==> job 3036: inputs <==
==> flow/design.v (excerpt) <==
module Convolution2D(clk, rst, en_conv2d, base_result_addr, pix_base_addr, kernel_base_addr,
							in_pix, completed, pix_done, addrA, addrB, out_pix, kernel_weight
							);
clock: 11.1 ns
lec_check: 0
cap_margin: 5
cell_pad_in_sites_detail_placement: 2
cell_pad_in_sites_global_placement: 1
core_aspect_ratio: 0.98
core_margin: 10
core_utilization: 35
cts_cluster_diameter: 47
cts_cluster_size: 50
gpl_routability_driven: 1
gpl_timing_driven: 0
hold_slack_margin: 0.2
min_routing_layer: met2
setup_slack_margin: 1.66
slew_margin: 40
run.sh (not shown) runs the stock make flow with config.mk's settings and CLKGATE_MAP_FILE=.
==> job 4800 (differences from job 3036) <==
CAP_MARGIN = 20   (was 5)
CELL_PAD_IN_SITES_DETAIL_PLACEMENT = not set   (was 2)
CELL_PAD_IN_SITES_GLOBAL_PLACEMENT = not set   (was 1)
CORE_ASPECT_RATIO = not set   (was 0.98)
CORE_MARGIN = 2   (was 10)
CORE_UTILIZATION = 70   (was 35)
CTS_CLUSTER_DIAMETER = not set   (was 47)
CTS_CLUSTER_SIZE = 37   (was 50)
GPL_ROUTABILITY_DRIVEN = not set   (was 1)
GPL_TIMING_DRIVEN = not set   (was 0)
HOLD_SLACK_MARGIN = -0.09   (was 0.2)
MIN_ROUTING_LAYER = not set   (was met2)
SETUP_SLACK_MARGIN = 1.73   (was 1.66)
SLEW_MARGIN = 20   (was 40)
==> flow/constraint.sdc (replaced) <==
create_clock -name core_clock -period 6.54 [get_ports {clk}]
set_input_delay 1.3080 -clock core_clock [delete_from_list [all_inputs] [get_ports {clk}]]
set_output_delay 1.3080 -clock core_clock [all_outputs]
set_load 0.01 [all_outputs]
==> job 4253 (differences from job 3036) <==
CAP_MARGIN = 20   (was 5)
CELL_PAD_IN_SITES_DETAIL_PLACEMENT = not set   (was 2)
CELL_PAD_IN_SITES_GLOBAL_PLACEMENT = not set   (was 1)
CORE_ASPECT_RATIO = not set   (was 0.98)
CORE_MARGIN = 2   (was 10)
CORE_UTILIZATION = 40   (was 35)
CTS_CLUSTER_DIAMETER = not set   (was 47)
CTS_CLUSTER_SIZE = not set   (was 50)
GPL_ROUTABILITY_DRIVEN = not set   (was 1)
GPL_TIMING_DRIVEN = not set   (was 0)
HOLD_SLACK_MARGIN = not set   (was 0.2)
MIN_ROUTING_LAYER = not set   (was met2)
SETUP_SLACK_MARGIN = not set   (was 1.66)
SLEW_MARGIN = 20   (was 40)
==> flow/constraint.sdc (replaced) <==
create_clock -name core_clock -period 10.0 [get_ports {clk}]
set_input_delay 2.0000 -clock core_clock [delete_from_list [all_inputs] [get_ports {clk}]]
set_output_delay 2.0000 -clock core_clock [all_outputs]
set_load 0.01 [all_outputs]
==> job 2247 (differences from job 3036) <==
ABC_AREA = 1   (was not set)
CAP_MARGIN = 20   (was 5)
CELL_PAD_IN_SITES_DETAIL_PLACEMENT = not set   (was 2)
CELL_PAD_IN_SITES_GLOBAL_PLACEMENT = not set   (was 1)
CORE_ASPECT_RATIO = not set   (was 0.98)
CORE_MARGIN = 2   (was 10)
CORE_UTILIZATION = 72   (was 35)
CTS_CLUSTER_DIAMETER = 376   (was 47)
CTS_CLUSTER_SIZE = not set   (was 50)
GPL_ROUTABILITY_DRIVEN = not set   (was 1)
GPL_TIMING_DRIVEN = not set   (was 0)
HOLD_SLACK_MARGIN = not set   (was 0.2)
MIN_ROUTING_LAYER = not set   (was met2)
SETUP_SLACK_MARGIN = 0.48   (was 1.66)
SLEW_MARGIN = 20   (was 40)
==> flow/constraint.sdc (replaced) <==
create_clock -name core_clock -period 4.14 [get_ports {clk}]
set_input_delay 0.8280 -clock core_clock [delete_from_list [all_inputs] [get_ports {clk}]]
set_output_delay 0.8280 -clock core_clock [all_outputs]
set_load 0.01 [all_outputs]
==> results <==
item	job 4800	job 3036	job 4253	job 2247
Endpoint, Worst Hold	C2.kernel_addr[10]	C2.kernel_addr[12]	C2.kernel_addr[11]	-
Run status	finished with violations	complete, no violations	complete, no violations	aborted with a tool error
Failing step	-	-	-	global routing
Layout check failures	negative setup slack	-	-	-
Pre-CTS setup slack	-0.756 ns	1.35 ns	1.12 ns	-2.50 ns
Portion of the clock cycle consumed by the worst path in the final layout	120%	81.8%	84.9%	-
Met1 Wirelength	22,800 um	0 um	20,600 um	-
Required time at the endpoint of the critical path	6.81 ns	11.44 ns	10.31 ns	-
Reg-to-reg critical path endpoint	P1.calc1.temp[18]	P1.calc1.temp[28]	P1.calc1.temp[28]	-
Final layout net count	2,776	2,603	2,543	-
Share of cell area taken by flip-flops and latches	16.1%	17.9%	18.2%	-
Number of nets with antenna violations after routing	0	0	0	-
Post-layout utilization of the core	92.6%	40.9%	46.0%	-
Logic area	13,900 um2	12,900 um2	12,900 um2	-
Sequential cells	165	165	165	-
Area share, top type	32.5%	32.5%	32.5%	30.1%
Cell count after synthesis	1,950	1,950	1,950	2,485
Category of the worst setup path capture point	flip-flop	flip-flop	flip-flop	-
Slowest cell delay on critical path	0.84 ns	0.79 ns	0.71 ns	-
Worst Setup SP	kernel_weight[8]	kernel_weight[9]	kernel_weight[15]	-
CTS tree	built	built	built	-
FF-to-FF path depth	18	15	15	-
